<file path="flow/config.mk">
export PLATFORM = sky130hd
export DESIGN_NAME = apb_top
export DESIGN_NICKNAME = apb_top
export VERILOG_FILES = /design/flow/design.v
export SDC_FILE = /design/flow/constraint.sdc
export NUM_CORES = 4
export LEC_CHECK = 0
export CAP_MARGIN = 20
export CORE_MARGIN = 2
export CORE_UTILIZATION = 40
export PLACE_DENSITY = 0.6
export SETUP_SLACK_MARGIN = 0.79
export SLEW_MARGIN = 20
</file>
<file path="flow/constraint.sdc">
create_clock -name core_clock -period 4.5 [get_ports {PCLK}]
set_input_delay 0.9000 -clock core_clock [delete_from_list [all_inputs] [get_ports {PCLK}]]
set_output_delay 0.9000 -clock core_clock [all_outputs]
set_load 0.01 [all_outputs]
</file>
<file path="flow/design.v">
module master_apb #(parameter ADDR_WIDTH=8, parameter DATA_WIDTH =8, parameter STATE=2 )(
input PCLK,
input PRESETn,
input [ADDR_WIDTH-1:0] apb_write_paddr,
input [DATA_WIDTH-1:0] apb_write_data,
input [ADDR_WIDTH-1:0] apb_read_paddr,
input READ_WRITE,
input PREADY,
input transfer,
input [DATA_WIDTH-1:0] PRDATA,
output PWRITE,
output reg PSEL,
output reg PENABLE,
output [ADDR_WIDTH-1:0] PADDR,
output reg[DATA_WIDTH-1:0] PWDATA,
output reg [DATA_WIDTH-1:0] apb_read_data_out
);
parameter IDLE=2'b00;
parameter SETUP=2'b01;
parameter ACCESS=2'b11;
reg [STATE-1:0] current_state,next_state;
wire [DATA_WIDTH-1:0] temp_read;
always @(posedge PCLK or negedge PRESETn)
begin
if(!PRESETn)
current_state<=IDLE;
else
current_state<=next_state;
end
always @(*)
begin
case (current_state)
IDLE: 
begin
if(transfer==1'b1)
next_state=SETUP;
else
next_state=IDLE;
end
SETUP:
begin
next_state=ACCESS;
end
ACCESS:
begin
if(PREADY==1'b1&&transfer==1'b1)
next_state=SETUP;
else if(PREADY==1'b1&&transfer==1'b0)
next_state=IDLE;
else
next_state=ACCESS;
end
default:
next_state=IDLE;
endcase
end
always@(*)
begin
PWDATA='b0;
case(current_state)
IDLE:
begin
PSEL=1'b0;
PENABLE=1'b0;
end
SETUP:
begin
PSEL=1'b1;
PENABLE=1'b0;
PWDATA=apb_write_data;
end
ACCESS:
begin
PSEL=1'b1;
PENABLE=1'b1;
PWDATA=apb_write_data;
end
default:
begin
PSEL=1'b0;
PENABLE=1'b0;
end
endcase
end
always @(posedge PCLK or negedge PRESETn)
begin
if(!PRESETn)
apb_read_data_out<='b0;
else if (current_state==ACCESS && PWRITE==1'b0)
apb_read_data_out<=PRDATA;
end
assign PWRITE=READ_WRITE;
assign PADDR= READ_WRITE?apb_write_paddr:apb_read_paddr;
endmodule
module RAM_slave #(parameter ADDRESS=8, parameter DATA=8, parameter LOCATION=64, parameter STATES=3)(
input PWRITE,PCLK,PRESETn,
input PSEL1,
input PENABLE,
input [ADDRESS-1:0] paddr,
input [DATA-1:0] pwdata,
output reg [DATA-1:0] prdata,
output reg PREADY
);
parameter IDLE=2'b00;
parameter TRANSFER=2'b01;
parameter WRITE=2'b11;
parameter READ=2'b10;
localparam AW=$clog2(LOCATION);
reg [STATES-1:0] current_state,next_state;
reg [DATA-1:0] memory [0:LOCATION-1];
integer i;
always @(posedge PCLK or negedge PRESETn )
begin
if(!PRESETn)
current_state<=IDLE;
else
current_state<=next_state;
end
always @(*)
begin
case (current_state)
IDLE: 
if(PSEL1==1'b1)
next_state=TRANSFER;
else 
next_state=IDLE;
TRANSFER:
next_state=IDLE;
default:
next_state=IDLE;
endcase
end
always @(*)
if(!PRESETn)
begin
prdata='b0;
PREADY=1'b0;
end
else
begin
    case(current_state)
    IDLE:
    begin
        prdata='b0;
        PREADY=1'b0;
    end
    TRANSFER:
    begin
        PREADY=1'b1;
	if(PWRITE==1'b0)
	if(paddr<LOCATION)
	prdata=memory[paddr[AW-1:0]];
	else
	prdata='b0;	
        else
	 prdata='b0;
    end
default:
begin
prdata='b0;
        PREADY=1'b0;
end
    endcase
end
always @(posedge PCLK or negedge PRESETn)
begin
if(!PRESETn)
begin
    for(i=0;i<LOCATION;i=i+1)
    memory[i]<='b0;
end
else if(current_state==TRANSFER&&PWRITE==1'b1&&paddr<LOCATION)
memory[paddr[AW-1:0]]<=pwdata;
end
endmodule
module apb_top #(parameter ADDRESS=8, parameter DATA =8, parameter LOCATION=64)(
input PCLK,PRESETn,transfer,READ_WRITE,
input [ADDRESS-1:0] apb_write_paddr,apb_read_paddr,
input [DATA-1:0] apb_write_data,
output [DATA-1:0] apb_read_data_out);
wire PWRITE;
wire PREADY;
wire PSEL1;
wire PENABLE;
wire [ADDRESS-1:0] paddr;
wire [DATA-1:0] pwdata,prdata;
master_apb #(.ADDR_WIDTH(ADDRESS),.DATA_WIDTH(DATA)) master(
.PCLK(PCLK),
.PRESETn(PRESETn),
.apb_write_paddr(apb_write_paddr),
.apb_write_data(apb_write_data),
.apb_read_paddr(apb_read_paddr),
.READ_WRITE(READ_WRITE),
.PREADY(PREADY),
.transfer(transfer),
.PRDATA(prdata),
.PWRITE(PWRITE),
.PSEL(PSEL1),
.PENABLE(PENABLE),
.PADDR(paddr),
.PWDATA(pwdata),
.apb_read_data_out(apb_read_data_out));
RAM_slave #(.ADDRESS(ADDRESS),.DATA(DATA), .LOCATION(LOCATION)) slave_dut (
.PWRITE(PWRITE),
.PCLK(PCLK),
.PRESETn(PRESETn),
.PSEL1(PSEL1),
.PENABLE(PENABLE),
.paddr(paddr),
.pwdata(pwdata),
.prdata(prdata),
.PREADY(PREADY)
);
endmodule
</file>
<file path="flow/run.sh">
#!/bin/bash
# the make line also repeats each setting of config.mk as NAME=value (left out here)
make -C /OpenROAD-flow-scripts/flow DESIGN_CONFIG=/design/flow/config.mk WORK_HOME=/design/flow/orfs CLKGATE_MAP_FILE= finish
</file>
==> CHANGELOG.md, run 1 <==
### Implementation results

- Clock group share of total power: 0.462
- Final hold slack: 0.148 ns
- Pin slew with the least headroom to its limit: 1.01 ns
- Vert. Die Dim: 243 µm
- Max-cap viol count: 0
- Area leader, netlist: dfrtp_1
- Synth mux share: 0
- Boundary pin count: 36
- Area fraction in xor and xnor cells: 0
- Top Consumer: registers
- Area leader share: 0.571
- Clk pwr: 4.49 mW
- Placed inst area: 24900 µm²
- Gr ovfl total: 0
- Seq pwr: 4.72 mW
- Area Growth Syn to Fin: 16.5%
- Static Leak: 11.1 nW
- Port bufs: 35
- Synthesis area per yosys: 22900 µm²
- Final Core Density: 0.472
- R2R depth: 4
- Clock root cell: clkbuf_16
- Drt first pass iters: 8
- Critical Path Slowest Stage Cell: a221oi_1
- Pin count of the biggest net entering global routing: 154
- Post-DP HPWL: 74700 µm
- Slew Limit Headroom: 0.325
- Compound Share, Synth: 0.230
- Reg2reg setup slack: 2.00 ns
- Initial antenna violation count: 5
- Register area: 13100 µm²
- 1st-iter DRT viols: 3003
- Antenna viol nets, final: 0
- # diodes: 0
- Worst VDD drop: 0.000326 V
- CTS H-tree depth: 2
- Int Pwr: 7.31 mW
- Status: complete, no violations
- Cycle use final: 0.816
- Clock Path Buffers: 3
- Critical Path Start Type: primary input
- Clock Skews: 0.0273 ns
- GRT Resource Usage Total: 0.361
- R2r endpoint: slave_dut.memory[42][4]
- Setup TNS Final: 0 ns
- Hold Vio Cnt, Final: 0
- Setup-failing EPs final: 0
- Die X: 243 µm
- Die area: 59200 µm²
- Num CTS Buffers: 56
- Clk ins delay skew pair: 0.65 ns
- Wire per inst: 32.7 µm
- FP Rows: 87
- Crit-path most repeated cell: buf_4
- Post-Syn Area: 22900 µm²
- Number of cells produced by synthesis: 2388
- Post-Route WL: 107000 µm
- P_comb: 0.505 mW
- WP buf/inv: 4
- Synth top cells by count: nand2_1, o21ai_0, dfrtp_1
- Post-synth seq share: 0.574
- Count of hold-fix buffers inserted at cts: 0
- CTS tree: yes
- Final #Nets: 2504
- Count of pins over their slew limit: 0
- Synth flops: 525
- Flop pwr share: 0.486
- Log Warnings: 32
- Sw Share: 0.248
- Final Cell Area: 26700 µm²
- Syn_area_per_cell: 9.59 µm²
- CP Max Fanout: 40
- Min cycle time layout: 3.67 ns
- Slowest Stage Delay on Critical Path: 0.62 ns
- WS Path Type: in -> reg
- CTS Sinks: 525
- Async set-or-reset flop fraction in the synthesized netlist: 1.00
- Multi-input gate area: 9070 µm²
- Via count: 21100
- Hold Crit Class: in -> async
- Adder Area Share: 0
- Synth unique cells: 77
- Worst EP required: 5.03 ns
- Crit path capture: master.apb_read_data_out[3]
- F_max: 0.272 GHz
- Placer congestion estimate: 1.11
- Reg-to-Reg Start: master.current_state[2]
- Core Util at FP: 0.405
- Basic Gates by Area: 0.164
- Net Count, Synth: 2416
- Yosys cell count: 2388
- Largest logic family: AND-OR/OR-AND gates
- Stages on the worst setup path: 10
- Synth top cell by count: nand2_1
- EDFF count, synth: 0
- Synthesis Warnings: 3
- Post-CTS Setup Inserts: 0
- Drt drc: 0
- Layout fillers: 5351
- Crit-path cells: clkdlybuf4s50_1 -> buf_12 -> nor2_1 -> a32oi_4 -> buf_4 -> nor3_1 -> buf_4 -> a221oi_1 -> o2111ai_1 -> o31a_1
- RSZ-0062 raised after global routing: no
- Power per cell area: 364 nW/µm²
- Crit path DAT: 4.21 ns
- Cell family with most CP delay: AND-OR/OR-AND gates
- P_sw: 2.41 mW
- Core box area: 56500 µm²
- Global-route wire length before repair: 152000 µm
- CP Capture Type: flip-flop
- Critical path origin: READ_WRITE
- Top cells, area: dfrtp_1, o21ai_0, nand2_1, a22oi_1, clkbuf_1
- Main flop type: dfrtp_1
- Via-per-instance ratio: 6.45
- Reg clk slew, reported paths: 0.06 ns
- Combinational group share of total power: 0.052
- Vias in the first global route: 20000
## per-layer routing
layer	GRT usage	vias to the layer above	wire length [µm]
li1	-	8780	-
met1	0.492	10500	42200
met2	0.507	1433	44400
met3	0.105	381	12800
met4	0.217	4	7460
met5	0	-	25
## timing repair
action / 4_1_cts / 5_1_grt
hold endpoints to repair: 0 / 0
gates resized: 0 / 4
endpoints found under the setup margin: 0 / 4
## final cells by class
cell class	instances	area share
sequential	525	0.492
multi-input combinational	1685	0.340
timing repair buffer	207	0.0665
clock buffer	79	0.0599
tap	756	0.0354
clock inverter	20	0.00577
inverter	1	0.000141
## through the flow
step / total power, mW / instances / setup WS [ns]
2_1_floorplan: 4.96 / 2388 / 1.62
3_3_place_gp: 5.29 / 3174 / 0.0864
3_5_place_dp: 5.29 / 3174 / 0.241
4_1_cts: 9.73 / 3273 / 0.887
5_1_grt: 9.95 / 3273 / 0.796
6_report: 9.72 / 3273 / 0.827
==> inputs of run 2 (changes only) <==
- SETUP_SLACK_MARGIN: 0.79 -> default
- clock period: 4.5 -> 4.47 ns (I/O delays scaled with it)
==> run 2 against run 1 <==
Effect of this change:
- register-to-register slack worse by 0.06 ns
- hold slack got worse by 0.014 ns
- area after synthesis is the same
- largest cell class unchanged
- largest power group is now clock
==> CHANGELOG.md, run 2 <==
### Implementation results

- Synth top cells by count: nand2_1, o21ai_0, dfrtp_1
- Gr ovfl total: 0 (unchanged)
- Drt drc: 0 (unchanged)
- Clock group share of total power: 0.489 (+0.027)
- Int Pwr: 7.83 mW (+7.2%)
- WS Path Type: in -> reg
- Final #Nets: 2521 (+0.68%)
- Seq pwr: 4.75 mW (about the same)
- Crit-path cells: clkdlybuf4s50_1 -> buf_12 -> nand3b_1 -> and2_1 -> nor3_1 -> buf_4 -> a32o_1 -> a221oi_1 -> o2111ai_1 -> o31a_1
- Post-CTS Setup Inserts: 0 (unchanged)
- Largest logic family: AND-OR/OR-AND gates
- R2R depth: 4 (unchanged)
- Synth mux share: 0 (unchanged)
- Vias in the first global route: 19700 (-1.2%)
- RSZ-0062 raised after global routing: no
- F_max: 0.250 GHz
- P_sw: 2.47 mW (+2.2%)
- Combinational group share of total power: 0.050 (-0.002)
- Top Consumer: clock
- FP Rows: 87 (unchanged)
- Slowest Stage Delay on Critical Path: 0.73 ns (+0.11 ns)
- Setup Slack @ Placement: -0.0330 ns (-0.274 ns)
- Post-DP HPWL: 77900 µm (+4.3%)
- Via-per-instance ratio: 6.23 (-3.4%)
- Hold Crit Class: in -> async
- Die area: 59200 µm² (unchanged)
- Setup-failing EPs final: 0 (unchanged)
- Main flop type: dfrtp_1
- Critical Path Start Type: primary input
- Static Leak: 11.3 nW (+2.0%)
- Post-synth seq share: 0.574 (unchanged)
- Crit path capture: master.apb_read_data_out[3]
- Synth top cell by count: nand2_1
- Async set-or-reset flop fraction in the synthesized netlist: 1.00 (unchanged)
- Yosys cell count: 2388 (unchanged)
- Core Util at FP: 0.405 (unchanged)
- P_comb: 0.512 mW (+1%)
- Clk ins delay skew pair: 0.65 ns (about the same)
- Worst VDD drop: 0.000298 V (-8.7%)
- Post-Syn Area: 22900 µm² (unchanged)
- Power Total: 10.3 mW (+6.0%)
- Post-Route WL: 110000 µm (+3.2%)
- Status: complete, no violations
- Global-route wire length before repair: 155000 µm (+1.8%)
- Syn_area_per_cell: 9.59 µm² (unchanged)
- Slew Limit Headroom: 0.265 (-0.0596)
- Core box area: 56500 µm² (unchanged)
- Reg2reg setup slack: 1.94 ns (-0.06 ns)
- Antenna viol nets, final: 0 (unchanged)
- # placed instances: 3189 (+0.47%)
- Post-Layout Cell Count: 3299 (+0.79%)
- Hold Vio Cnt, Final: 0 (unchanged)
- Critical Path Slowest Stage Cell: a221oi_1
- Top cells, area: dfrtp_1, o21ai_0, nand2_1, a22oi_1, clkbuf_1
- Synthesis Warnings: 3 (unchanged)
- Layout fillers: 5365 (+0.26%)
- Reg-to-Reg Start: master.current_state[2]
- Cell family with most CP delay: AND-OR/OR-AND gates
- EDFF count, synth: 0 (unchanged)
- Max-cap viol count: 0 (unchanged)
- Synth unique cells: 77 (unchanged)
- GRT Resource Usage Total: 0.372 (+0.0118)
- Clock root cell: clkbuf_16
- Basic Gates by Area: 0.164 (unchanged)
- R2r endpoint: slave_dut.memory[16][7]
- Num CTS Buffers: 58 (+3.6%)
- Area Growth Syn to Fin: 18.2%
- Log Warnings: 35 (+9.4%)
- Vert. Die Dim: 243 µm (unchanged)
- Pin count of the biggest net entering global routing: 126 (-18%)
- Count of hold-fix buffers inserted at cts: 0 (unchanged)
- Count of pins over their slew limit: 0 (unchanged)
- CTS Sinks: 525 (unchanged)
- Flop pwr share: 0.461 (-0.025)
- Area leader share: 0.571 (unchanged)
- Critical path origin: READ_WRITE
- Synthesis area per yosys: 22900 µm² (unchanged)
- Adder Area Share: 0 (unchanged)
- Area fraction in xor and xnor cells: 0 (unchanged)
- CTS H-tree depth: 2 (unchanged)
- WP buf/inv: 3 (-1)
- Clk pwr: 5.04 mW (+12%)
- Port bufs: 35 (unchanged)
- Reg clk slew, reported paths: 0.06 ns (about the same)
- Register area: 13100 µm² (unchanged)
- Area leader, netlist: dfrtp_1
- Synth flops: 525 (unchanged)
- Sw Share: 0.240 (-0.00873)
- Wire per inst: 33.4 µm (+2.4%)
- Worst EP required: 4.99 ns (-0.04 ns)
- 1st-iter DRT viols: 2497 (-17%)
- Power per cell area: 380 nW/µm² (+4.5%)
- Pin slew with the least headroom to its limit: 1.10 ns (+0.0854 ns)
- CP Max Fanout: 40 (unchanged)
- Boundary pin count: 36 (unchanged)
- CP Capture Type: flip-flop
- Via count: 20500 (-2.6%)
- Net Count, Synth: 2416 (unchanged)
- Multi-input gate area: 9050 µm² (-0.21%)
- CTS tree: yes
- Placer congestion estimate: 1.07 (-3.2%)
- Die X: 243 µm (unchanged)
- Number of cells produced by synthesis: 2388 (unchanged)
- Post_cts resized: 0 (unchanged)
- Initial antenna violation count: 4 (-1)
- Post-route setup slack: 0.463 ns (-0.364 ns)
- Compound Share, Synth: 0.230 (unchanged)
- Cycle use final: 0.896 (+0.0802)
- Stages on the worst setup path: 10 (unchanged)
- Clock Path Buffers: 3 (unchanged)
- Clock Skews: 0.0280 ns (+0.000720 ns)
- Min cycle time layout: 4.01 ns
- Drt first pass iters: 8 (unchanged)
- Crit path DAT: 4.52 ns (+0.31 ns)
[run 2: area by class of cell]
type                       instances  share of cell area
sequential                       525               0.485
multi-input combinational       1685               0.334
timing repair buffer             222              0.0711
clock buffer                      88              0.0656
tap                              756              0.0349
clock inverter                    18             0.00818
antenna                            4            0.000370
inverter                           1            0.000139
[run 2: layer usage]
| metal | share of wire | routed length (µm) | GRT usage | up-vias |
|---|---|---|---|---|
| met1 | 0.41 | 45400 | 0.509 | 10300 |
| met5 | 0.00019 | 21 | 0 | - |
| met3 | 0.10 | 11100 | 0.0990 | 291 |
| met2 | 0.42 | 46800 | 0.540 | 1133 |
| met4 | 0.063 | 6910 | 0.200 | 4 |
| li1 | - | - | - | 8817 |
[run 2: per-stage QoR]
stage	TNS (ns)	hold slack, ns	utilization	instance area [µm²]
after floorplan	0	0.420	-	22900
after global routing	0	0.127	0.479	27100
after detailed placement	-0.0330	0.452	0.444	25100
after global placement	0	0.428	0.444	25100
after CTS	0	0.116	0.479	27100
final	0	0.134	0.479	27100
==> inputs of run 3 (changes only) <==
- ABC_AREA: default -> 0
- CAP_MARGIN: 20 -> 40
- CORE_UTILIZATION: 40 -> 72
- CTS_CLUSTER_DIAMETER: default -> 377
- CTS_CLUSTER_SIZE: default -> 15
- HOLD_SLACK_MARGIN: default -> 0.29
- PLACE_DENSITY: 0.6 -> default
- PLACE_DENSITY_LB_ADDON: default -> 0.24
- SETUP_SLACK_MARGIN: default -> 0.72
- SLEW_MARGIN: 20 -> 40
- clock period: 4.47 -> 2.5 ns (I/O delays scaled with it)
==> run 3 against run 2 <==
Effect of this change:
- the flow now stops in 5_1_grt
- die area down 44%
- synthesized cell count did not move
- area after synthesis is the same
==> CHANGELOG.md, run 3 <==
### Metrics

- Log Error: [ERROR GRT-0116] Global routing finished with congestion. Check the congestion regions in the DRC Viewer.
- Port bufs: 35 (unchanged)
- Synth mux share: 0 (unchanged)
- Largest logic family: AND-OR/OR-AND gates
- Synthesis Warnings: 3 (unchanged)
- # placed instances: 3030 (-5.0%)
- Syn_area_per_cell: 9.59 µm² (unchanged)
- Post-synth seq share: 0.574 (unchanged)
- FP Rows: 65 (-25%)
- Boundary pin count: 36 (unchanged)
- Stop stage: 5_1_grt
- Area leader, netlist: dfrtp_1
- Clock root cell: clkbuf_16
- Status: did not finish
- Synthesis area per yosys: 22900 µm² (unchanged)
- Num CTS Buffers: 40 (-31%)
- CTS Sinks: 525 (unchanged)
- Async set-or-reset flop fraction in the synthesized netlist: 1.00 (unchanged)
- Post-DP HPWL: 68000 µm (-13%)
- Synth top cells by count: nand2_1, o21ai_0, dfrtp_1
- GRT Resource Usage Total: 0.963
- EDFF count, synth: 0 (unchanged)
- Clock Path Buffers: 3 (unchanged)
- Yosys cell count: 2388 (unchanged)
- Gr ovfl total: 1278
- CTS H-tree depth: 2 (unchanged)
- Core Util at FP: 0.728 (+0.322)
- Post-Syn Area: 22900 µm² (unchanged)
- Die X: 182 µm (-25%)
- Compound Share, Synth: 0.230 (unchanged)
- Number of cells produced by synthesis: 2388 (unchanged)
- Core box area: 31500 µm² (-44%)
- Main flop type: dfrtp_1
- Synth top cell by count: nand2_1
- Basic Gates by Area: 0.164 (unchanged)
- Die area: 33300 µm² (-44%)
- Setup Slack @ Placement: -0.940 ns (-0.907 ns)
- Top cells, area: dfrtp_1, o21ai_0, nand2_1, a22oi_1, clkbuf_1
- Area leader share: 0.571 (unchanged)
- Synth unique cells: 77 (unchanged)
- Adder Area Share: 0 (unchanged)
- Net Count, Synth: 2416 (unchanged)
- Synth flops: 525 (unchanged)
- Vert. Die Dim: 182 µm (-25%)
- Area fraction in xor and xnor cells: 0 (unchanged)
- Placer congestion estimate: 1.25 (+16%)
==> run 3: metrics by stage <==
stage                     power, mW  hold slack (ns)  instance area, µm²  TNS, ns
after floorplan                9.03            0.204               24100        0
after global placement         9.69            0.423               27200  -171.88
after detailed placement       9.72            0.446               27200  -200.08
after CTS                      15.8            0.397               30500        0
==> run 3: layer usage <==
layer,overflow,track usage
met1,117,0.942
met2,673,1.07
met3,86,0.859
met4,380,1.01
met5,22,0.704
==> run 3: what timing repair did <==
item / in CTS
endpoints found under the hold margin: 523
endpoints found under the setup margin: 528
cloned: 16
hold buffers: 1
gates resized: 377
pin swaps: 103
buffers inserted: 81
==> inputs of run 4 (changes only) <==
- ABC_AREA: 0 -> default
- CAP_MARGIN: 40 -> 20
- CTS_CLUSTER_DIAMETER: 377 -> default
- CTS_CLUSTER_SIZE: 15 -> 27
- HOLD_SLACK_MARGIN: 0.29 -> -0.08
- PLACE_DENSITY_LB_ADDON: 0.24 -> default
- SETUP_SLACK_MARGIN: 0.72 -> -0.12
- SLEW_MARGIN: 40 -> 20
- TNS_END_PERCENT: default -> 35
- clock period: 2.5 -> 1.67 ns (I/O delays scaled with it)
==> run 4 against run 3 <==
Effect of this change:
- the run fails in 4_1_cts
- area after synthesis unchanged
- die area did not move
- synthesized cell count unchanged
==> CHANGELOG.md, run 4 <==
### Metrics

- Synth top cell by count: nand2_1
- Compound Share, Synth: 0.230 (unchanged)
- Area leader share: 0.571 (unchanged)
- Synth flops: 525 (unchanged)
- Die X: 182 µm (unchanged)
- Synth top cells by count: nand2_1, o21ai_0, dfrtp_1
- Top cells, area: dfrtp_1, o21ai_0, nand2_1, a22oi_1, clkbuf_1
- Stop stage: 4_1_cts
- Post-DP HPWL: 69800 µm (+2.7%)
- Area leader, netlist: dfrtp_1
- Basic Gates by Area: 0.164 (unchanged)
- Port bufs: 35 (unchanged)
- Core box area: 31500 µm² (unchanged)
- EDFF count, synth: 0 (unchanged)
- FP Rows: 65 (unchanged)
- Placer congestion estimate: 1.36 (+9.3%)
- Core Util at FP: 0.728 (unchanged)
- Largest logic family: AND-OR/OR-AND gates
- Synthesis Warnings: 3 (unchanged)
- Boundary pin count: 36 (unchanged)
- Log Error: [ERROR DPL-0033] detailed placement checks failed during check placement.
- Vert. Die Dim: 182 µm (unchanged)
- Syn_area_per_cell: 9.59 µm² (unchanged)
- Area fraction in xor and xnor cells: 0 (unchanged)
- Net Count, Synth: 2416 (unchanged)
- Synth mux share: 0 (unchanged)
- Post-synth seq share: 0.574 (unchanged)
- Main flop type: dfrtp_1
- Adder Area Share: 0 (unchanged)
- Die area: 33300 µm² (unchanged)
- Yosys cell count: 2388 (unchanged)
- Status: did not finish
- Async set-or-reset flop fraction in the synthesized netlist: 1.00 (unchanged)
- Number of cells produced by synthesis: 2388 (unchanged)
- Setup Slack @ Placement: -1.57 ns (-0.633 ns)
- Synth unique cells: 77 (unchanged)
- Post-Syn Area: 22900 µm² (unchanged)
- Synthesis area per yosys: 22900 µm² (unchanged)
## run 4: metrics by stage
| stage | instance area, µm² | std cells |
|---|---|---|
| 3_5_place_dp | 27300 | 3052 |
| 3_3_place_gp | 27300 | 3052 |
| 2_1_floorplan | 23700 | 2388 |
==> inputs of run 5 (changes only) <==
- ABC_AREA: default -> 1
- CORE_UTILIZATION: 72 -> 70
- HOLD_SLACK_MARGIN: -0.08 -> 0.24
- SETUP_SLACK_MARGIN: -0.12 -> -0.14
- TNS_END_PERCENT: 35 -> 95
- clock period: 1.67 -> 2.76 ns (I/O delays scaled with it)
==> run 5 against run 4 <==
Effect of this change:
- the layout now fails its checks (negative setup slack)
- die area rose by 11%
- area after synthesis rose by 8.4%
- synthesized cell count up 26%
==> CHANGELOG.md, run 5 <==
### Implementation results

- Status: failed layout checks
- Violated Checks: negative setup slack
- Via-per-instance ratio: 6.22
- Drt drc: 0
- Flop pwr share: 0.486
- Via count: 22300
- Boundary pin count: 36 (unchanged)
- Slew Limit Headroom: 0.302
- Reg-to-Reg Start: master.current_state[2]
- Int Pwr: 12.0 mW
- Port bufs: 35 (unchanged)
- Async set-or-reset flop fraction in the synthesized netlist: 1.00 (unchanged)
- Worst EP required: 3.25 ns
- # diodes: 0
- Clk pwr: 7.12 mW
- Pin slew with the least headroom to its limit: 1.05 ns
- Post-DP HPWL: 47100 µm (-32%)
- Hold Vio Cnt, Final: 0
- Worst VDD drop: 0.000665 V
- Cell family with most CP delay: buffers and inverters
- Static Leak: 15.9 nW
- Adder Area Share: 0 (unchanged)
- Placed inst area: 27000 µm² (-1.0%)
- Area fraction in xor and xnor cells: 0 (unchanged)
- Power per cell area: 552 nW/µm²
- Synth mux share: 0.0451 (+0.0451)
- CP Max Fanout: 40
- Sw Share: 0.240
- Synth top cells by count: nand2_1, dfrtp_1, nand3_1
- Wire per inst: 20.7 µm
- Yosys cell count: 3000 (+26%)
- Synth unique cells: 26 (-66%)
- Reg clk slew, reported paths: 0.06 ns
- Compound Share, Synth: 0.0842 (-0.146)
- Crit path DAT: 3.31 ns
- Clock root cell: clkbuf_16
- Clock Path Buffers: 3
- Setup-failing EPs final: 1
- Die X: 192 µm (+5.5%)
- F_max: 0.355 GHz
- Critical path origin: READ_WRITE
- Log Warnings: 34
- Global-route wire length before repair: 117000 µm
- Vert. Die Dim: 192 µm (+5.5%)
- Area leader, netlist: dfrtp_1
- R2r endpoint: slave_dut.memory[12][6]
- Cycle use final: 1.02
- P_comb: 1.01 mW
- Critical Path Slowest Stage Cell: clkdlybuf4s50_1
- Crit path capture: master.apb_read_data_out[1]
- WP buf/inv: 5
- Top cells, area: dfrtp_1, nand2_1, nand3_1, o21ai_0, mux2i_1
- Core Util at FP: 0.715 (-0.0126)
- Area Growth Syn to Fin: 15.5%
- EDFF count, synth: 0 (unchanged)
- Post-Route WL: 74500 µm
- FP Rows: 68 (+4.6%)
- Combinational group share of total power: 0.064
- Post-Syn Area: 24800 µm² (+8.4%)
- WS Path Type: in -> reg
- Hold Crit Class: in -> async
- Num CTS Buffers: 52
- CTS H-tree depth: 2
- Top Consumer: registers
- Final #Nets: 3126
- Post-synth seq share: 0.529 (-0.0444)
- Placer congestion estimate: 0.933 (-32%)
- Die area: 37000 µm² (+11%)
- Basic Gates by Area: 0.282 (+0.118)
- Count of pins over their slew limit: 0
- Clk ins delay skew pair: 0.61 ns
- Antenna viol nets, final: 0
- CTS Sinks: 525
- R2R depth: 6
- Seq pwr: 7.70 mW
- Largest logic family: simple AND/OR/NAND/NOR gates
- Drt first pass iters: 6
- Min cycle time layout: 2.82 ns
- Syn_area_per_cell: 8.28 µm² (-14%)
- CP Capture Type: flip-flop
- Number of cells produced by synthesis: 3000 (+26%)
- Critical Path Start Type: primary input
- Initial antenna violation count: 0
- Pin count of the biggest net entering global routing: 156
- Synth flops: 525 (unchanged)
- Max-cap viol count: 0
- Synthesis area per yosys: 24800 µm² (+8.4%)
- Post_cts resized: 0
- Stages on the worst setup path: 17
- Net Count, Synth: 3028 (+25%)
- Clock Skews: 0.0192 ns
- Core box area: 34700 µm² (+10%)
- Slowest Stage Delay on Critical Path: 0.51 ns
- GRT Resource Usage Total: 0.415
- Power Total: 15.8 mW
- Reg2reg setup slack: 0.17 ns
- Synthesis Warnings: 3 (unchanged)
- CTS tree: yes
- Crit-path most repeated cell: nand2_1
- Vias in the first global route: 21600
- Area leader share: 0.527 (-0.0442)
- Main flop type: dfrtp_1
- Crit-path cells: clkdlybuf4s50_1 -> buf_4 -> o21ai_2 -> nor2_4 -> buf_12 -> buf_12 -> buf_4 -> nand3_1 -> nand2_1 -> nor2_1 -> nand2_1 -> nor2_1 -> nand2_1 -> nor2_1 -> nand2_1 -> nand2_1 -> nand2_1
- Clock group share of total power: 0.450
- Post-route setup slack: -0.0609 ns
- P_sw: 3.80 mW
- Final Cell Area: 28700 µm²
- 1st-iter DRT viols: 2818
- Synth top cell by count: nand2_1
- Gr ovfl total: 0
[run 5: through the flow]
stage	setup TNS (ns)	hold slack [ns]	setup slack, ns	util	instances
3_3_place_gp	-31.76	0.418	-0.505	0.778	3498
2_1_floorplan	0	0.256	0.622	-	3000
4_1_cts	0	0.387	0.0279	0.826	3591
5_1_grt	-0.504	0.415	-0.118	0.826	3591
3_5_place_dp	-48.29	0.419	-0.550	0.778	3498
6_report	-0.0609	0.400	-0.0609	0.826	3591
[run 5: area by class of cell]
| type | count | area [µm²] |
|---|---|---|
| flip-flops and latches | 525 | 13100 |
| multi-input cells | 2120 | 10200 |
| fillers | 2172 | 6030 |
| repair buffers | 242 | 2450 |
| clock buffers | 77 | 1510 |
| inverters | 157 | 591 |
| well taps | 455 | 569 |
| clock inverters | 15 | 183 |
[run 5: repair_timing]
action | 4_1_cts | 5_1_grt
hold buffers | 1 | 0
endpoints found under the hold margin | 17 | 0
buffers inserted | 0 | 0
[run 5: routing by layer]
layer / up-vias / track usage / wire (µm)
li1: 9990 / - / -
met1: 10800 / 0.560 / 28400
met2: 1324 / 0.657 / 34800
met3: 256 / 0.0749 / 7630
met4: 0 / 0.198 / 3610
met5: - / 0 / 0
==> inputs of run 6 (changes only) <==
- ABC_AREA: 1 -> default
- CAP_MARGIN: 20 -> 35
- CORE_UTILIZATION: 70 -> 68
- CTS_CLUSTER_DIAMETER: default -> 102
- CTS_CLUSTER_SIZE: 27 -> 18
- HOLD_SLACK_MARGIN: 0.24 -> -0.08
- SETUP_SLACK_MARGIN: -0.14 -> 0.36
- TNS_END_PERCENT: 95 -> default
- clock period: 2.76 -> 2.5 ns (I/O delays scaled with it)
==> run 6 against run 5 <==
Effect of this change:
- synthesized cell count fell by 20%
- die area fell by 4.9%
- the run now fails in 5_1_grt
- area after synthesis fell by 7.7%
==> CHANGELOG.md, run 6 <==
### Metrics

- Area leader, netlist: dfrtp_1
- Stop stage: 5_1_grt
- Synth mux share: 0 (-0.0451)
- Vert. Die Dim: 188 µm (-2.5%)
- Log Error: [ERROR GRT-0232] Routing congestion too high. Check the congestion heatmap in the GUI.
- Core box area: 33400 µm² (-3.9%)
- Num CTS Buffers: 35 (-33%)
- Synth top cells by count: nand2_1, o21ai_0, dfrtp_1
- Largest logic family: AND-OR/OR-AND gates
- Area fraction in xor and xnor cells: 0 (unchanged)
- Clock Path Buffers: 3 (unchanged)
- Main flop type: dfrtp_1
- Yosys cell count: 2388 (-20%)
- Status: did not finish
- Gr ovfl total: 22
- Synthesis Warnings: 3 (unchanged)
- Basic Gates by Area: 0.164 (-0.118)
- Die area: 35200 µm² (-4.9%)
- Net Count, Synth: 2416 (-20%)
- Area leader share: 0.571 (+0.0442)
- Post-DP HPWL: 69500 µm (+48%)
- Clock root cell: clkbuf_16
- Boundary pin count: 36 (unchanged)
- Syn_area_per_cell: 9.59 µm² (+16%)
- Synth flops: 525 (unchanged)
- Adder Area Share: 0 (unchanged)
- Post-Syn Area: 22900 µm² (-7.7%)
- EDFF count, synth: 0 (unchanged)
- FP Rows: 67 (-1.5%)
- Async set-or-reset flop fraction in the synthesized netlist: 1.00 (unchanged)
- Die X: 188 µm (-2.5%)
- Placer congestion estimate: 1.20 (+28%)
- CTS H-tree depth: 2 (unchanged)
- Count of hold-fix buffers inserted at cts: 0 (-1)
- Number of cells produced by synthesis: 2388 (-20%)
- Synth unique cells: 77 (+200%)
- Port bufs: 35 (unchanged)
- Compound Share, Synth: 0.230 (+0.146)
- Setup Slack @ Placement: -1.26 ns (-0.710 ns)
- Synthesis area per yosys: 22900 µm² (-7.7%)
- Synth top cell by count: nand2_1
- Post-synth seq share: 0.574 (+0.0444)
- CTS Sinks: 525 (unchanged)
- GRT Resource Usage Total: 0.766
- Core Util at FP: 0.687 (-0.0287)
- Top cells, area: dfrtp_1, o21ai_0, nand2_1, a22oi_1, clkbuf_1
==> run 6: metal layers <==
metal,GRT usage,GRT overflow
met2,0.919,7
met5,0.299,0
met1,0.800,0
met4,0.713,15
met3,0.611,0
==> run 6: what timing repair did <==
action / 4_1_cts
gates resized: 206
cloned: 4
endpoints found under the setup margin: 497
pin swaps: 50
setup buffers: 41
==> run 6: stage by stage <==
step	instances	power (mW)	TNS [ns]	area, µm²
after CTS	3203	15.2	0	29600
after detailed placement	3115	9.71	-247.88	27400
after global placement	3115	9.70	-221.44	27400
after floorplan	2388	8.97	0	23200
==> inputs of run 7 (changes only) <==
- ABC_AREA: default -> 1
- CAP_MARGIN: 35 -> 20
- CORE_UTILIZATION: 68 -> 70
- CTS_CLUSTER_DIAMETER: 102 -> default
- CTS_CLUSTER_SIZE: 18 -> 40
- HOLD_SLACK_MARGIN: -0.08 -> -0.09
- SETUP_SLACK_MARGIN: 0.36 -> 0.73
- TNS_END_PERCENT: default -> 95
- clock period: 2.5 -> 2.52 ns (I/O delays scaled with it)
==> run 7 against run 6 <==
Effect of this change:
- the layout now fails its checks (negative setup slack)
- area after synthesis rose by 8.4%
- synthesized cell count up 26%
- die area is 5.2% higher
==> CHANGELOG.md, run 7 <==
### Implementation results

- Antenna viol nets, final: 0
- Max-cap viol count: 0
- EDFF count, synth: 0 (unchanged)
- Flop pwr share: 0.460
- Post-Syn Area: 24800 µm² (+8.4%)
- Count of pins over their slew limit: 0
- Area leader share: 0.527 (-0.0442)
- Via count: 27100
- P_sw: 4.71 mW
- Die X: 192 µm (+2.6%)
- Cycle use final: 1.13
- Placer congestion estimate: 0.999 (-16%)
- Synthesis Warnings: 3 (unchanged)
- CP Max Fanout: 17
- Reg clk slew, reported paths: 0.06 ns
- Status: failed layout checks
- Clock Skews: 0.0297 ns
- Layout fillers: 1248
- Synth mux share: 0.0451 (+0.0451)
- Reg-to-Reg Start: slave_dut.memory[31][2]
- Stages on the worst setup path: 17
- Post-Layout Cell Count: 3701
- Power per cell area: 575 nW/µm²
- Core box area: 34700 µm² (+4.0%)
- Slowest Stage Delay on Critical Path: 0.65 ns
- Global-route wire length before repair: 131000 µm
- R2R depth: 10
- Crit-path most repeated cell: nand2_1
- Largest logic family: simple AND/OR/NAND/NOR gates
- Post-Route WL: 108000 µm
- Port bufs: 35 (unchanged)
- CTS Sinks: 525 (unchanged)
- Log Warnings: 37
- Hold Vio Cnt, Final: 0
- Num CTS Buffers: 52 (+49%)
- Pin slew with the least headroom to its limit: 0.985 ns
- WS Path Type: in -> reg
- Placed inst area: 27200 µm² (-0.77%)
- Gr ovfl total: 0
- Syn_area_per_cell: 8.28 µm² (-14%)
- Worst EP required: 3.04 ns
- Yosys cell count: 3000 (+26%)
- Drt drc: 0
- Synth top cells by count: nand2_1, dfrtp_1, nand3_1
- Top cells, area: dfrtp_1, nand2_1, nand3_1, o21ai_0, mux2i_1
- RSZ-0062 raised after global routing: yes
- Cell family with most CP delay: simple AND/OR/NAND/NOR gates
- Register area: 13100 µm²
- Clock group share of total power: 0.452
- Initial antenna violation count: 5
- Core Util at FP: 0.715 (+0.0287)
- F_max: 0.352 GHz
- Post-DP HPWL: 48700 µm (-30%)
- 1st-iter DRT viols: 5529
- Seq pwr: 8.43 mW
- Synth top cell by count: nand2_1
- Die area: 37000 µm² (+5.2%)
- Power Total: 18.3 mW
- R2r endpoint: master.apb_read_data_out[2]
- Top Consumer: registers
- Area leader, netlist: dfrtp_1
- Synthesis area per yosys: 24800 µm² (+8.4%)
- Drt first pass iters: 17
- Crit path DAT: 3.37 ns
- Violated Checks: negative setup slack
- Crit path capture: master.apb_read_data_out[2]
- Async set-or-reset flop fraction in the synthesized netlist: 1.00 (unchanged)
- Min cycle time layout: 2.84 ns
- Final #Nets: 3232
- Sw Share: 0.257
- Combinational group share of total power: 0.088
- Net Count, Synth: 3028 (+25%)
- Vias in the first global route: 23500
- Area fraction in xor and xnor cells: 0 (unchanged)
- Basic Gates by Area: 0.282 (+0.118)
- Worst VDD drop: 0.000659 V
- Critical Path Slowest Stage Cell: nor2_1
- Setup-failing EPs final: 2
- Hold Crit Class: in -> async
- Clk pwr: 8.29 mW
- WP buf/inv: 5
- # placed instances: 3488 (+12%)
- CP Capture Type: flip-flop
- Via-per-instance ratio: 7.32
- Post-route setup slack: -0.321 ns
- Area Growth Syn to Fin: 28.5%
- Pin count of the biggest net entering global routing: 159
- Reg2reg setup slack: 0.25 ns
- Final hold slack: 0.314 ns
- Synth flops: 525 (unchanged)
- Vert. Die Dim: 192 µm (+2.6%)
- Clock root cell: clkbuf_16
- Clk ins delay skew pair: 0.65 ns
- Post-synth seq share: 0.529 (-0.0444)
- Crit-path cells: buf_6 -> buf_12 -> buf_12 -> o21ai_4 -> nor2_4 -> buf_12 -> buf_4 -> nand3_1 -> nand2_1 -> nor2_1 -> nand2_1 -> nor2_2 -> nand2_1 -> nor2_2 -> nand2_1 -> nand2_2 -> nand2_2
- Multi-input gate area: 12000 µm²
- Wire per inst: 29.2 µm
- GRT Resource Usage Total: 0.467
- Boundary pin count: 36 (unchanged)
- Critical path origin: READ_WRITE
- CTS tree: yes
- Setup TNS Final: -0.323 ns
- Clock Path Buffers: 3 (unchanged)
- Final Cell Area: 31900 µm²
- Synth unique cells: 26 (-66%)
- FP Rows: 68 (+1.5%)
- Main flop type: dfrtp_1
- Number of cells produced by synthesis: 3000 (+26%)
- Slew Limit Headroom: 0.343
- CTS H-tree depth: 2 (unchanged)
- Int Pwr: 13.6 mW
- Critical Path Start Type: primary input
- P_comb: 1.61 mW
- Compound Share, Synth: 0.0842 (-0.146)
- Static Leak: 16.7 nW
- Adder Area Share: 0 (unchanged)
[run 7: metrics by stage]
step / utilization / worst slack [ns]
finish: 0.919 / -0.321
global placement: 0.783 / -0.654
detailed placement: 0.783 / -0.662
floorplan: - / 0.591
global route: 0.919 / -0.251
CTS: 0.872 / 0.467
[run 7: area by class of cell]
class	count	share of cell area
clock buffers	74	0.0466
repair buffers	317	0.117
well taps	455	0.0178
repair inverters	1	0.000275
inverters	157	0.0207
multi-input cells	2150	0.377
flip-flops and latches	525	0.412
diodes	2	0.000157
clock inverters	20	0.00843
[run 7: metal layers]
| layer | up-vias | GRT usage | wire [µm] |
|---|---|---|---|
| met5 | - | 0 | 209 |
| met4 | 12 | 0.312 | 12100 |
| met3 | 1276 | 0.131 | 19000 |
| met2 | 3115 | 0.710 | 43800 |
| met1 | 12400 | 0.588 | 32800 |
| li1 | 10300 | - | - |
[run 7: timing repair]
action                                  in CTS  in global routing
endpoints found under the setup margin     528                485
resized                                    252                219
hold buffers                                 1                  0
cloned                                       7                 42
pin swaps                                   77                 56
endpoints found under the hold margin       11                  0
setup buffers                               29                 38
==> inputs of run 8 (changes only) <==
- CORE_UTILIZATION: 70 -> 69
- CTS_CLUSTER_DIAMETER: default -> 233
- CTS_CLUSTER_SIZE: 40 -> 27
- HOLD_SLACK_MARGIN: -0.09 -> 0.24
- SETUP_SLACK_MARGIN: 0.73 -> -0.14
- TNS_END_PERCENT: 95 -> 100
- clock period: 2.52 -> 2.9 ns (I/O delays scaled with it)
==> run 8 against run 7 <==
Effect of this change:
- the run now finishes clean
- clock power is 54% lower
- non-clock buffer count is 72 lower
- routed wire length is 33% lower
- global-route usage is 7.8 points lower
==> CHANGELOG.md, run 8 <==
### Implementation results

- Final #Nets: 3100 (-4.1%)
- R2r endpoint: slave_dut.memory[49][6]
- Layout fillers: 2543 (+100%)
- Placed inst area: 27100 µm² (-0.39%)
- Synthesis area per yosys: 24800 µm² (unchanged)
- Max-cap viol count: 0 (unchanged)
- Vert. Die Dim: 194 µm (+0.71%)
- Final Cell Area: 27700 µm² (-13%)
- Crit path DAT: 3.30 ns (-0.07 ns)
- Final Core Density: 0.781 (-0.138)
- Hold Vio Cnt, Final: 0 (unchanged)
- CTS Sinks: 525 (unchanged)
- Largest logic family: simple AND/OR/NAND/NOR gates
- Core box area: 35500 µm² (+2.2%)
- Sw Share: 0.248 (-0.00919)
- Synth unique cells: 26 (unchanged)
- Power Total: 12.1 mW (-34%)
- Compound Share, Synth: 0.0842 (unchanged)
- Wire per inst: 20.3 µm (-30%)
- Yosys cell count: 3000 (unchanged)
- Flop pwr share: 0.604 (+0.144)
- Setup-failing EPs final: 0 (-2)
- Crit-path most repeated cell: nand2_1
- Net Count, Synth: 3028 (unchanged)
- Cell family with most CP delay: buffers and inverters
- Die area: 37500 µm² (+1.4%)
- CP Max Fanout: 26 (+9)
- Slowest Stage Delay on Critical Path: 0.48 ns (-0.17 ns)
- # placed instances: 3507 (+0.54%)
- Post-CTS Setup Inserts: 0 (-100%)
- Crit-path cells: clkdlybuf4s50_1 -> buf_4 -> o21ai_2 -> buf_4 -> nor2_4 -> buf_4 -> buf_12 -> buf_4 -> nand3_1 -> nand2_1 -> nor2_1 -> nand2_1 -> nor2_1 -> nand2_1 -> nor2_1 -> nand2_1 -> nand2_1 -> nand2_1
- Critical Path Start Type: primary input
- Synth top cell by count: nand2_1
- Status: complete, no violations
- Post-synth seq share: 0.529 (unchanged)
- GRT Resource Usage Total: 0.389 (-0.0783)
- Clock root cell: clkbuf_16
- Area fraction in xor and xnor cells: 0 (unchanged)
- 1st-iter DRT viols: 2355 (-57%)
- Synth mux share: 0.0451 (unchanged)
- Vias in the first global route: 20600 (-12%)
- Via-per-instance ratio: 6.04 (-17%)
- Boundary pin count: 36 (unchanged)
- Post-Route WL: 72000 µm (-33%)
- Setup Slack @ Placement: -0.424 ns (+0.238 ns)
- Gr ovfl total: 0 (unchanged)
- WS Path Type: in -> reg
- Synth top cells by count: nand2_1, dfrtp_1, nand3_1
- # diodes: 0 (-2)
- Die X: 194 µm (+0.71%)
- FP Rows: 69 (+1.5%)
- Met3 WL: 7160 µm (-62%)
- Log Warnings: 30 (-19%)
- Stages on the worst setup path: 18 (+1)
- Pin count of the biggest net entering global routing: 174 (+9.4%)
- Basic Gates by Area: 0.282 (unchanged)
- Post-route setup slack: 0.105 ns (+0.426 ns)
- Pin slew with the least headroom to its limit: 0.949 ns (-0.0359 ns)
- Post_cts resized: 0 (-100%)
- Count of pins over their slew limit: 0 (unchanged)
- Seq pwr: 7.32 mW (-13%)
- Critical path origin: READ_WRITE
- Clk ins delay skew pair: 0.60 ns (-0.05 ns)
- Core Util at FP: 0.700 (-0.0155)
- Placer congestion estimate: 0.927 (-7.2%)
- Num CTS Buffers: 23 (-56%)
- Clock Skews: 0.0308 ns (+0.00113 ns)
- P_comb: 1.01 mW (-37%)
- Reg-to-Reg Start: master.current_state[2]
- Drt drc: 0 (unchanged)
- CP Capture Type: flip-flop
- Power per cell area: 437 nW/µm² (-24%)
- Top cells, area: dfrtp_1, nand2_1, nand3_1, o21ai_0, mux2i_1
- Top Consumer: registers
- Syn_area_per_cell: 8.28 µm² (unchanged)
- Met1 Wirelength: 29200 µm (-11%)
- Crit path capture: master.apb_read_data_out[2]
- Worst VDD drop: 0.000608 V (-7.8%)
- Critical Path Slowest Stage Cell: clkdlybuf4s50_1
- WP buf/inv: 6 (+1)
- Static Leak: 15.4 nW (-8.2%)
- Synth flops: 525 (unchanged)
- Synthesis Warnings: 3 (unchanged)
- Setup TNS Final: 0 ns (+0.323 ns)
- Int Pwr: 9.11 mW (-33%)
- Number of cells produced by synthesis: 3000 (unchanged)
- Adder Area Share: 0 (unchanged)
- R2R depth: 5 (-5)
- Combinational group share of total power: 0.083 (-0.005)
- Uppermost layer routed: met4
- Initial antenna violation count: 0 (-5)
- Clock group share of total power: 0.312 (-0.140)
- Port bufs: 35 (unchanged)
- CTS tree: yes
- Area leader share: 0.527 (unchanged)
- Via count: 21400 (-21%)
- Drt first pass iters: 6 (-11)
- Post-Layout Cell Count: 3540 (-4.4%)
- Min cycle time layout: 2.80 ns
- Main flop type: dfrtp_1
- P_sw: 3.00 mW (-36%)
- Clock Path Buffers: 3 (unchanged)
- Global-route wire length before repair: 114000 µm (-12%)
- Slew Limit Headroom: 0.367 (+0.0239)
- Reg clk slew, reported paths: 0.11 ns (+0.05 ns)
- Area Growth Syn to Fin: 11.6%
- Final hold slack: 0.436 ns (+0.122 ns)
- Area leader, netlist: dfrtp_1
- Cycle use final: 0.964 (-0.163)
- Post-DP HPWL: 48900 µm (+0.54%)
- EDFF count, synth: 0 (unchanged)
- Clk pwr: 3.78 mW (-54%)
- CTS H-tree depth: 1 (-1)
- Hold Crit Class: in -> async
- Async set-or-reset flop fraction in the synthesized netlist: 1.00 (unchanged)
- Reg2reg setup slack: 0.84 ns (+0.59 ns)
- Antenna viol nets, final: 0 (unchanged)
- F_max: 0.358 GHz
- Post-Syn Area: 24800 µm² (unchanged)
- Worst EP required: 3.40 ns (+0.36 ns)
- Met2 routed WL: 31800 µm (-27%)
[run 8: cell type report]
type	count	area [µm²]	share of cell area
clock buffers	30	602	0.0217
clock inverters	2	36.3	0.00131
inverters	157	591	0.0213
multi-input cells	2120	10200	0.370
flip-flops and latches	525	13100	0.474
well taps	461	577	0.0208
repair buffers	245	2520	0.0910
[run 8: what timing repair did]
action | CTS | global route
hold buffers | 1 | 0
endpoints found under the setup margin | 0 | 0
hold endpoints to repair | 87 | 0
[run 8: routing by layer]
| layer | vias to the layer above | GRT usage |
|---|---|---|
| met4 | 0 | 0.180 |
| li1 | 9888 | - |
| met2 | 1028 | 0.579 |
| met1 | 10300 | 0.552 |
| met3 | 209 | 0.0854 |
| met5 | - | 0 |
==> inputs of run 9 (changes only) <==
- CORE_UTILIZATION: 69 -> 72
- CTS_CLUSTER_DIAMETER: 233 -> default
- CTS_CLUSTER_SIZE: 27 -> 17
- HOLD_SLACK_MARGIN: 0.24 -> default
- PLACE_DENSITY: default -> 0.6
- SETUP_SLACK_MARGIN: -0.14 -> -0.25
- TNS_END_PERCENT: 100 -> default
- clock period: 2.9 -> 2.5 ns (I/O delays scaled with it)
==> run 9 against run 8 <==
Effect of this change:
- now fails the layout checks on negative setup slack
- area after synthesis is the same
- setup slack lost 0.23 ns
- first-iteration DRC count grew 20%
- clock skew shrank 0.017 ns
- clock-buffer cell count grew 46
- final area grew 4.1%
- critical path type unchanged
- highest routed layer unchanged
==> CHANGELOG.md, run 9 <==
### Implementation results

- Post-DP HPWL: 48200 µm (-1.5%)
- Top Consumer: registers
- Log Warnings: 32 (+6.7%)
- Slew Limit Headroom: 0.323 (-0.0438)
- CTS H-tree depth: 2 (+1)
- EDFF count, synth: 0 (unchanged)
- Min cycle time layout: 2.63 ns
- Core Util at FP: 0.724 (+0.0244)
- Area Growth Syn to Fin: 16.2%
- Core box area: 34300 µm² (-3.4%)
- P_sw: 4.24 mW (+41%)
- Area leader, netlist: dfrtp_1
- FP Rows: 68 (-1.4%)
- Placer congestion estimate: 0.939 (+1.3%)
- Sw Share: 0.243 (-0.00452)
- R2R depth: 6 (+1)
- Vias in the first global route: 21500 (+4.0%)
- Die X: 190 µm (-2.1%)
- Post-CTS Setup Inserts: 0 (unchanged)
- Cell family with most CP delay: simple AND/OR/NAND/NOR gates
- Number of cells produced by synthesis: 3000 (unchanged)
- Basic Gates by Area: 0.282 (unchanged)
- Cycle use final: 1.05 (+0.0870)
- Post-Syn Area: 24800 µm² (unchanged)
- Crit-path most repeated cell: nand2_1
- Area fraction in xor and xnor cells: 0 (unchanged)
- Synth mux share: 0.0451 (unchanged)
- Critical path origin: READ_WRITE
- CTS tree: yes
- Final Core Density: 0.841 (+0.0601)
- Net Count, Synth: 3028 (unchanged)
- Violated Checks: negative setup slack
- Reg clk slew, reported paths: 0.07 ns (-0.04 ns)
- Flop pwr share: 0.487 (-0.117)
- Combinational group share of total power: 0.064 (-0.019)
- Clk ins delay skew pair: 0.61 ns (about the same)
- Drt drc: 0 (unchanged)
- Int Pwr: 13.2 mW (+45%)
- Crit-path cells: clkdlybuf4s50_1 -> inv_2 -> nand2_1 -> nand2_1 -> nand2_4 -> nor2_2 -> buf_12 -> buf_12 -> nand2_2 -> nor2_1 -> nor2_1 -> nand2_1 -> nor2_1 -> nand2_1 -> nor2_1 -> nand2_1 -> nand2_1 -> nand2_1
- 1st-iter DRT viols: 2837 (+20%)
- Global-route wire length before repair: 118000 µm (+2.8%)
- Clock Skews: 0.0136 ns (-0.0173 ns)
- Hold Crit Class: in -> async
- Clock Path Buffers: 3 (unchanged)
- Synth top cell by count: nand2_1
- Stages on the worst setup path: 18 (unchanged)
- GRT Resource Usage Total: 0.422 (+0.0337)
- Area leader share: 0.527 (unchanged)
- Pin slew with the least headroom to its limit: 1.01 ns (+0.0646 ns)
- Hold Vio Cnt, Final: 0 (unchanged)
- Power Total: 17.4 mW (+44%)
- Boundary pin count: 36 (unchanged)
- Post-synth seq share: 0.529 (unchanged)
- Critical Path Start Type: primary input
- F_max: 0.381 GHz
- Initial antenna violation count: 0 (unchanged)
- # diodes: 0 (unchanged)
- Drt first pass iters: 8 (+2)
- Reg2reg setup slack: -0.07 ns (-0.91 ns)
- Reg-to-Reg Start: master.current_state[2]
- Port bufs: 35 (unchanged)
- Largest logic family: simple AND/OR/NAND/NOR gates
- Worst VDD drop: 0.000738 V (+21%)
- Static Leak: 16.0 nW (+3.9%)
- Top cells, area: dfrtp_1, nand2_1, nand3_1, o21ai_0, mux2i_1
- Compound Share, Synth: 0.0842 (unchanged)
- Seq pwr: 8.50 mW (+16%)
- Synth flops: 525 (unchanged)
- Crit path DAT: 3.13 ns (-0.17 ns)
- Main flop type: dfrtp_1
- Clock root cell: clkbuf_16
- Async set-or-reset flop fraction in the synthesized netlist: 1.00 (unchanged)
- Synthesis Warnings: 3 (unchanged)
- Max-cap viol count: 0 (unchanged)
- Power per cell area: 605 nW/µm² (+38%)
- WP buf/inv: 4 (-2)
- Vert. Die Dim: 190 µm (-2.1%)
- Slowest Stage Delay on Critical Path: 0.54 ns (+0.06 ns)
- Via count: 22500 (+5.0%)
- Num CTS Buffers: 52 (+130%)
- WS Path Type: in -> reg
- Count of pins over their slew limit: 0 (unchanged)
- P_comb: 1.12 mW (+10%)
- Gr ovfl total: 0 (unchanged)
- Setup TNS Final: -0.771 ns (-0.771 ns)
- Synth top cells by count: nand2_1, dfrtp_1, nand3_1
- Yosys cell count: 3000 (unchanged)
- Wire per inst: 20.6 µm (+1.2%)
- Antenna viol nets, final: 0 (unchanged)
- Synthesis area per yosys: 24800 µm² (unchanged)
- Crit path capture: master.apb_read_data_out[4]
- Final hold slack: 0.352 ns (-0.0839 ns)
- Final #Nets: 3149 (+1.6%)
- Post-route setup slack: -0.127 ns (-0.232 ns)
- Syn_area_per_cell: 8.28 µm² (unchanged)
- Post-Route WL: 74400 µm (+3.4%)
- Pin count of the biggest net entering global routing: 133 (-24%)
- CP Max Fanout: 24 (-7.7%)
- R2r endpoint: slave_dut.memory[1][7]
- Clk pwr: 7.83 mW (+110%)
- Via-per-instance ratio: 6.21 (+2.7%)
- Worst EP required: 3.00 ns (-0.40 ns)
- Status: failed layout checks
- Setup Slack @ Placement: -0.724 ns (-0.301 ns)
- Setup-failing EPs final: 16 (+16)
- Critical Path Slowest Stage Cell: clkdlybuf4s50_1
- Adder Area Share: 0 (unchanged)
- Die area: 36000 µm² (-4.1%)
- CTS Sinks: 525 (unchanged)
- Synth unique cells: 26 (unchanged)
- CP Capture Type: flip-flop
- Clock group share of total power: 0.449 (+0.137)
run 9: through the flow:
step | instances | area, µm²
finish | 3619 | 28800
global route | 3619 | 28800
CTS | 3619 | 28800
detailed placement | 3521 | 27100
global placement | 3521 | 27100
floorplan | 3000 | 24800
run 9: final cells by class:
cell class	instances	area, µm²
clock buffers	76	1550
clock inverters	21	141
fillers	2045	5440
inverters	157	591
multi-input cells	2120	10300
flip-flops and latches	525	13100
well taps	455	569
repair buffers	265	2580
run 9: repair_timing:
item                       in CTS  in global routing
hold endpoints to repair       18                  0
resized                         0                  5
setup endpoints to repair       0                  2
hold buffers                    1                  0
run 9: per-layer routing:
metal  track usage  routed length (µm)  vias to the layer above
met3        0.0767                7320                      255
met4         0.220                3820                        0
met5             0                   0                        -
met1         0.583               29300                    10800
met2         0.648               33900                     1353
li1              -                   -                    10000
==> inputs of run 10 (changes only) <==
- CORE_UTILIZATION: 72 -> 46
- CTS_CLUSTER_SIZE: 17 -> default
- SETUP_SLACK_MARGIN: -0.25 -> default
- clock period: 2.5 -> 1.82 ns (I/O delays scaled with it)
==> run 10 against run 9 <==
Effect of this change:
- the layout still fails its checks (negative setup slack)
- sequential share of layout area down 4.1 points
- global-route usage down 13 points
- via count down 2.7%
- non-clock buffer count up 67
- critical path type unchanged
- largest power group unchanged
==> CHANGELOG.md, run 10 <==
### Implementation results

- Reg-to-Reg Start: master.current_state[1]
- Boundary pin count: 36 (unchanged)
- Seq pwr: 11.7 mW (+38%)
- Syn_area_per_cell: 8.28 µm² (unchanged)
- Crit path DAT: 2.43 ns (-0.70 ns)
- Num CTS Buffers: 57 (+9.6%)
- Initial antenna violation count: 0 (unchanged)
- Area Growth Syn to Fin: 27.6%
- Sw Share: 0.248 (+0.00480)
- CTS Sinks: 525 (unchanged)
- Reg clk slew, reported paths: 0.06 ns (about the same)
- Flop pwr share: 0.459 (-0.028)
- FP Rows: 85 (+25%)
- Clock Path Buffers: 3 (unchanged)
- WP buf/inv: 7 (+3)
- Combinational group share of total power: 0.085 (+0.021)
- Cycle use final: 1.05 (-0.00480)
- R2R depth: 6 (unchanged)
- Via-per-instance ratio: 5.55 (-11%)
- Pin slew with the least headroom to its limit: 0.899 ns (-0.115 ns)
- Clk pwr: 11.6 mW (+48%)
- Hold depth: 2
- Synth unique cells: 26 (unchanged)
- Top Consumer: registers
- Async set-or-reset flop fraction in the synthesized netlist: 1.00 (unchanged)
- 1st-iter DRT viols: 1994 (-30%)
- Slew Limit Headroom: 0.401 (+0.0772)
- Global-route wire length before repair: 127000 µm (+8.1%)
- Violated Checks: negative setup slack
- Setup-failing EPs final: 5 (-11)
- Post-Syn Area: 24800 µm² (unchanged)
- Worst VDD drop: 0.000728 V (-1.4%)
- Slowest Stage Delay on Critical Path: 0.18 ns (-0.36 ns)
- Hold Startpoint: transfer
- Synthesis Warnings: 3 (unchanged)
- Pin count of the biggest net entering global routing: 149 (+12%)
- Setup TNS Final: -0.229 ns (+0.542 ns)
- Critical Path Start Type: primary input
- Basic Gates by Area: 0.282 (unchanged)
- GRT Resource Usage Total: 0.296 (-0.127)
- Die X: 236 µm (+25%)
- P_sw: 6.30 mW (+49%)
- Hold worst-path end: master.current_state[0]
- Clk ins delay skew pair: 0.64 ns (+0.03 ns)
- Synth top cells by count: nand2_1, dfrtp_1, nand3_1
- Crit path capture: master.apb_read_data_out[1]
- Int Pwr: 19.1 mW (+45%)
- Min cycle time layout: 1.90 ns
- Clock Skews: 0.0266 ns (+0.0130 ns)
- # diodes: 0 (unchanged)
- Met3 usage: 0.0514 (-0.0254)
- P_comb: 2.17 mW (+94%)
- Synthesis area per yosys: 24800 µm² (unchanged)
- Area leader share: 0.527 (unchanged)
- CP Capture Type: flip-flop
- Synth top cell by count: nand2_1
- Post-route setup slack: -0.0840 ns (+0.0434 ns)
- Crit-path cells: clkdlybuf4s15_1 -> inv_2 -> nand2_2 -> o21ai_4 -> buf_6 -> buf_6 -> nand2_8 -> clkinv_8 -> buf_12 -> buf_4 -> nand3_1 -> nand2_1 -> nor2_1 -> nand2_2 -> nor2_2 -> nand2_2 -> nor2_2 -> nand2_1 -> nand2_1 -> nand2_1
- CTS tree: yes
- Post-DP HPWL: 51400 µm (+6.5%)
- Reg2reg setup slack: 0.10 ns (+0.17 ns)
- F_max: 0.525 GHz
- Largest logic family: simple AND/OR/NAND/NOR gates
- Status: failed layout checks
- Final Cell Area: 31700 µm² (+9.8%)
- Via count: 21900 (-2.7%)
- Post-Route WL: 84200 µm (+13%)
- Main flop type: dfrtp_1
- Synth flops: 525 (unchanged)
- Top cells, area: dfrtp_1, nand2_1, nand3_1, o21ai_0, mux2i_1
- Hold Crit Class: in -> reg
- Placed inst area: 27900 µm² (+2.7%)
- Core Util at FP: 0.463 (-0.261)
- Wire per inst: 21.4 µm (+3.9%)
- Compound Share, Synth: 0.0842 (unchanged)
- Die area: 55900 µm² (+55%)
- Yosys cell count: 3000 (unchanged)
- Max-cap viol count: 0 (unchanged)
- Post-synth seq share: 0.529 (unchanged)
- Crit-path most repeated cell: nand2_1
- Vert. Die Dim: 236 µm (+25%)
- Number of cells produced by synthesis: 3000 (unchanged)
- Antenna viol nets, final: 0 (unchanged)
- Final #Nets: 3225 (+2.4%)
- Synth mux share: 0.0451 (unchanged)
- Log Warnings: 33 (+3.1%)
- Cell family with most CP delay: simple AND/OR/NAND/NOR gates
- Critical Path Slowest Stage Cell: clkdlybuf4s15_1
- CP Max Fanout: 10 (-58%)
- EDFF count, synth: 0 (unchanged)
- M1 GR Usage: 0.402 (-0.181)
- Net Count, Synth: 3028 (unchanged)
- Stages on the worst setup path: 20 (+2)
- Area leader, netlist: dfrtp_1
- Gr ovfl total: 0 (unchanged)
- Static Leak: 17.1 nW (+6.9%)
- Critical path origin: apb_write_paddr[5]
- RSZ-0062 raised after global routing: yes
- Power per cell area: 803 nW/µm² (+33%)
- GR peak layer: met2
- Core box area: 53600 µm² (+56%)
- Drt drc: 0 (unchanged)
- Drt first pass iters: 5 (-3)
- Port bufs: 35 (unchanged)
- Vias in the first global route: 21400 (-0.45%)
- R2r endpoint: slave_dut.memory[35][0]
- Count of pins over their slew limit: 0 (unchanged)
- Placer congestion estimate: 0.908 (-3.3%)
- Clock root cell: clkbuf_16
- Worst EP required: 2.34 ns (-0.66 ns)
- GR Util met2: 0.471 (-0.177)
- WS Path Type: in -> reg
- Adder Area Share: 0 (unchanged)
- Area fraction in xor and xnor cells: 0 (unchanged)
- CTS H-tree depth: 2 (unchanged)
- Hold Vio Cnt, Final: 0 (unchanged)
- Clock group share of total power: 0.455 (+0.006)
==> run 10: what timing repair did <==
item	4_1_cts	5_1_grt
cloned	11	6
endpoints found under the hold margin	48	0
buffers inserted	33	19
setup endpoints to repair	505	126
resized	143	216
hold buffers	1	0
pin swaps	69	122
==> run 10: final cells by class <==
type | instances | area (µm²)
Sequential cell | 525 | 13100
Multi-Input combinational cell | 2124 | 11300
Clock buffer | 87 | 1660
Clock inverter | 16 | 180
Fill cell | 4705 | 21900
Inverter | 157 | 612
Timing Repair Buffer | 332 | 3880
Tap cell | 696 | 871
==> run 10: through the flow <==
stage          hold WS, ns  power (mW)  worst slack (ns)   util  std cells
3_3_place_gp         0.358        13.5             -1.24  0.520       3771
4_1_cts              0.232        25.4           -0.0316  0.570       3915
5_1_grt              0.275        26.2            -0.166  0.591       3937
2_1_floorplan       0.0684        12.5           -0.0166      -       3000
6_report             0.262        25.4           -0.0840  0.591       3937
3_5_place_dp         0.354        13.6             -1.21  0.520       3771
==> run 10: metal layers <==
metal / share of wire / vias to the layer above
met5: 0 / -
met4: 0.041 / 0
met3: 0.068 / 190
met2: 0.46 / 737
met1: 0.43 / 10700
li1: - / 10200
No activity file was given, so power comes from the tool's default toggle rates.
